Design datapath, start of the top module:
module datapath (clk, writenum, readnum, write, datapath_in, vsel, loada, loadb, loadc, shift, asel, bsel, ALUop, loads, Z_out, datapath_out);
==> flow/config.mk <==
export PLATFORM = sky130hd
export DESIGN_NAME = datapath
export DESIGN_NICKNAME = datapath
export VERILOG_FILES = /design/flow/design.v
export SDC_FILE = /design/flow/constraint.sdc
export NUM_CORES = 4
export LEC_CHECK = 0
export ABC_AREA = 0
export CAP_MARGIN = 20
export CORE_MARGIN = 2
export CORE_UTILIZATION = 72
export CTS_CLUSTER_DIAMETER = 204
export CTS_CLUSTER_SIZE = 47
export SETUP_SLACK_MARGIN = 0.88
export SLEW_MARGIN = 20
export TNS_END_PERCENT = 5
==> flow/constraint.sdc <==
create_clock -name core_clock -period 3.05 [get_ports {clk}]
set_input_delay 0.6100 -clock core_clock [delete_from_list [all_inputs] [get_ports {clk}]]
set_output_delay 0.6100 -clock core_clock [all_outputs]
set_load 0.01 [all_outputs]
run.sh (not shown) runs the stock make flow with config.mk's settings and CLKGATE_MAP_FILE=.
The starting point stopped in 5_1_grt.
Change:
SETUP_SLACK_MARGIN = 0.9   (was 0.88)
TNS_END_PERCENT = not set   (was 5)
=> The new run aborted during 4_1_cts; area after synthesis is unchanged; die size stays the same; synthesized cell count does not change.
Change:
ABC_AREA = not set   (was 0)
CORE_UTILIZATION = 57   (was 72)
CTS_CLUSTER_DIAMETER = not set   (was 204)
CTS_CLUSTER_SIZE = not set   (was 47)
SETUP_SLACK_MARGIN = not set   (was 0.9)
clock period = 5.29 ns   (was 3.05 ns; I/O delays follow)
=>
- Now the flow completed with no timing, DRC or antenna violations
- die size increases by 25%
- area after synthesis is unchanged
- synthesized cell count does not change
Change:
CORE_UTILIZATION = 65   (was 57)
SETUP_SLACK_MARGIN = -0.29   (was not set)
clock period = 4.37 ns   (was 5.29 ns; I/O delays follow)
After rerunning: The changed run produced a layout that fails on setup timing. Combinational power is higher by about 56%. Final area is higher by about 5%. Power is higher by about 33%. Clock-buffer cell count is higher by 1. Worst setup slack loses 0.77 ns. Sequential power is higher by about 22%.


datapath again, from the RTL that the note above started with.
export LEC_CHECK = 0
export ABC_AREA = 0
export CAP_MARGIN = 20
export CELL_PAD_IN_SITES_GLOBAL_PLACEMENT = 1
export CORE_ASPECT_RATIO = 0.5
export CORE_MARGIN = 2
export CORE_UTILIZATION = 40
export CTS_CLUSTER_SIZE = 16
export GPL_ROUTABILITY_DRIVEN = 0
export MAX_ROUTING_LAYER = met4
export MIN_ROUTING_LAYER = met1
export SLEW_MARGIN = 20
create_clock -name core_clock -period 5.09 [get_ports {clk}]
The baseline finished with timing, DRC and antenna clean.
Then changed:
ABC_AREA = unset   (was 0)
CELL_PAD_IN_SITES_GLOBAL_PLACEMENT = unset   (was 1)
CORE_ASPECT_RATIO = unset   (was 0.5)
CORE_UTILIZATION = 57   (was 40)
CTS_CLUSTER_SIZE = unset   (was 16)
GPL_ROUTABILITY_DRIVEN = unset   (was 0)
MAX_ROUTING_LAYER = unset   (was met4)
MIN_ROUTING_LAYER = unset   (was met1)
clock period = 3.56 ns   (was 5.09 ns; I/O delays follow)
After rerunning:
- Now the flow ran to the end with violations: setup timing
- setup slack degrades by 1.2 ns
- die area fell by 29%
- utilization goes up by 27 points
- clock skew grows by 0.0049 ns
- total power grows by 51%
- sequential share of layout area decreases by 2.7 points


fjord:
datapath again, from the RTL that the note above started with.
## datapath
module datapath (clk, writenum, readnum, write, datapath_in, vsel, loada, loadb, loadc, shift, asel, bsel, ALUop, loads, Z_out, datapath_out);
input write, clk, loada, loadb, loadc, asel, bsel, loads, vsel;
input [1:0] ALUop, shift;
input [2:0] writenum, readnum;
input [15:0] datapath_in;
output Z_out;
output [15:0] datapath_out;
wire [15:0] data_in;
reg[15:0] aloaded, in;
wire [15:0] Bin, Ain;
reg Z_out;
reg [15:0] datapath_out;
wire [15:0] data_out, sout, out;
wire Z;
assign data_in = vsel ? datapath_in : datapath_out;  
regfile REGFILE(data_in, writenum, write, readnum, clk, data_out);  
always_ff @(posedge clk)  
begin
if (loada == 1) 
begin
 aloaded <= data_out ;
end
end 
always_ff @(posedge clk)  
begin
if (loadb == 1) 
begin
 in <= data_out ;
end
end 
shifter SHIFTER(in,shift,sout);
assign Bin = bsel ? ({11'b0, datapath_in[4:0]}) : sout ;  
assign Ain = asel ? (16'b0000000000000000) : aloaded ;
ALU alu(Ain,Bin,ALUop,out,Z);  
always_ff @(posedge clk)  
begin
if (loads == 1) 
begin
 Z_out <= Z ;
end
end 
always_ff @(posedge clk)  
begin
if (loadc == 1) 
begin
 datapath_out <= out ;
end
end 
endmodule 
==> flow/config.mk <==
export PLATFORM = sky130hd
export DESIGN_NAME = datapath
export DESIGN_NICKNAME = datapath
export VERILOG_FILES = /design/flow/design.v
export SDC_FILE = /design/flow/constraint.sdc
export NUM_CORES = 4
export LEC_CHECK = 0
export CAP_MARGIN = 20
export CELL_PAD_IN_SITES_GLOBAL_PLACEMENT = 2
export CORE_ASPECT_RATIO = 1.76
export CORE_MARGIN = 3
export CORE_UTILIZATION = 53
export CTS_CLUSTER_SIZE = 83
export GPL_ROUTABILITY_DRIVEN = 1
export MAX_ROUTING_LAYER = met4
export MIN_ROUTING_LAYER = met2
export PLACE_DENSITY_LB_ADDON = 0.14
export SLEW_MARGIN = 40
export TNS_END_PERCENT = 15
==> flow/constraint.sdc <==
create_clock -name core_clock -period 3.65 [get_ports {clk}]
set_input_delay 0.7300 -clock core_clock [delete_from_list [all_inputs] [get_ports {clk}]]
set_output_delay 0.7300 -clock core_clock [all_outputs]
set_load 0.01 [all_outputs]
Completing all stages was not enough for fjord: its layout failed the final checks because of setup timing.
## Diff of input files: onyx against fjord
- CTS_CLUSTER_SIZE removed (was 83)
- SLEW_MARGIN changed from 40 to 20
- MAX_ROUTING_LAYER removed (was met4)
- CORE_ASPECT_RATIO removed (was 1.76)
- CORE_MARGIN changed from 3 to 2
- TNS_END_PERCENT removed (was 15)
- MIN_ROUTING_LAYER removed (was met2)
- CELL_PAD_IN_SITES_GLOBAL_PLACEMENT removed (was 2)
- GPL_ROUTABILITY_DRIVEN removed (was 1)
- CORE_UTILIZATION changed from 53 to 58
- PLACE_DENSITY_LB_ADDON removed (was 0.14)
- the clock period (ns, I/O delays scaled along) changed from 3.65 to 2.97
Notes after the runs:
fjord was routed with more vias than onyx.
Per the comparison of onyx with fjord, data arrival time of the critical path decreased 0.08 ns; critical path depth lower; number of signal-net buffers in the layout moved up.
onyx -> stages 100% | layout checks FAIL | setup timing
For nickel, these inputs were changed with respect to onyx:
- CORE_UTILIZATION: 58 -> 40
- the clock period (ns, I/O delays scaled along): 2.97 -> 5.5
--- outcome ---
- nickel | stages: all done | timing, DRC, antenna: all pass
- Between onyx and nickel, height of the chip is lower for onyx, nickel comes in above that.
- Fraction of area in multi-input gates: onyx and nickel compared, lower one is nickel
- Diff onyx -> nickel: critical path depth went up; area growth from synthesis to layout went down; worst path buffer plus inverter count went up; register-to-register slack went up.
[inputs] zinc vs nickel
- CTS_CLUSTER_SIZE: unset -> 98
- CORE_MARGIN: 2 -> 10
- CTS_CLUSTER_DIAMETER: unset -> 356
- PLACE_DENSITY: unset -> 0.38
- ABC_AREA: unset -> 1
- SETUP_SLACK_MARGIN: unset -> -0.25
- CORE_ASPECT_RATIO: unset -> 0.5
- CELL_PAD_IN_SITES_GLOBAL_PLACEMENT: unset -> 2
- TNS_END_PERCENT: unset -> 5
==> results <==
Across both runs, final-layout non-clock buffer area share was lower for zinc than for nickel. In the reports for nickel and zinc, the larger worst setup timing slack at the placement stage belongs to zinc. Core utilization delta for zinc relative to nickel: 2.7 points lower. Taking nickel as the reference, in zinc part of the Yosys area used for sequential elements has decreased; period utilization decreased 14 points; smallest hold slack shows an increase of 0.014 ns; overall routed net length climbed about 20%. Looking at global-route wire length before repair, zinc sits 5800 um above nickel.
#### Input delta (willow over zinc)
- changing CORE_UTILIZATION from 40 to 72
- changing PLACE_DENSITY from 0.38 to 0.4
- removing CTS_CLUSTER_SIZE (formerly 98)
- removing CTS_CLUSTER_DIAMETER (formerly 356)
- removing CORE_ASPECT_RATIO (formerly 0.5)
- changing CORE_MARGIN from 10 to 2
- removing CELL_PAD_IN_SITES_GLOBAL_PLACEMENT (formerly 2)
- removing SETUP_SLACK_MARGIN (formerly -0.25)
- changing the clock period (ns, I/O delays scaled along) from 5.5 to 2.93
[summary]
zinc | status: complete | timing, DRC, antenna: pass
Tool error DPL-0038 stopped willow during global routing (5_1_grt); no final results.
Diff willow..zinc | number of standard cells after synthesis | unchanged
Relative to zinc, die height decreased by about 8% in willow.
Comparing zinc and willow, placeable core area is lower on willow.
zinc -> willow: area after synthesis delta 0, exact match
Changes observed in willow relative to zinc: H-tree depth essentially unchanged; initial core utilization increased 33 points.
When the final numbers for zinc and willow were put side by side, the post-cts sizing count turned out to be greater in willow.
willow vs. zinc: cell count after placement shrank by 1.4%, part of the Yosys area used for sequential elements barely changed.
| die size | willow vs zinc | better |
Modified inputs, pepper compared to willow
- ABC_AREA removed (was 1)
- SETUP_SLACK_MARGIN newly set to 0.58
- TNS_END_PERCENT removed (was 5)
- PLACE_DENSITY_LB_ADDON newly set to 0.25
- PLACE_DENSITY removed (was 0.4)
- the clock period (ns, I/O delays scaled along) changed from 2.93 to 5.13
Notes after the runs:
The runs compared here, willow and pepper, all ended either early or with open violations.
willow never completed; the flow aborted with a tool error in global routing (5_1_grt).
Comparing synthesized area for willow and pepper, the smaller number came from pepper.
When the final numbers for willow and pepper were put side by side, the sequential share of the synthesized area turned out to be smaller in willow.
Compared to willow, pepper has area of the core about 1.2% lower.
Diff willow -> pepper | mean instance size in the synthesized netlist | increase of 43%
On overall die area: pepper sits below willow.
pepper ends up with a synthesized netlist cell count that is 302 lower than in willow.
pepper — post-synthesis xor/xnor area fraction 0.48 points higher, willow as reference
Power is estimated from default activity; no workload was simulated.
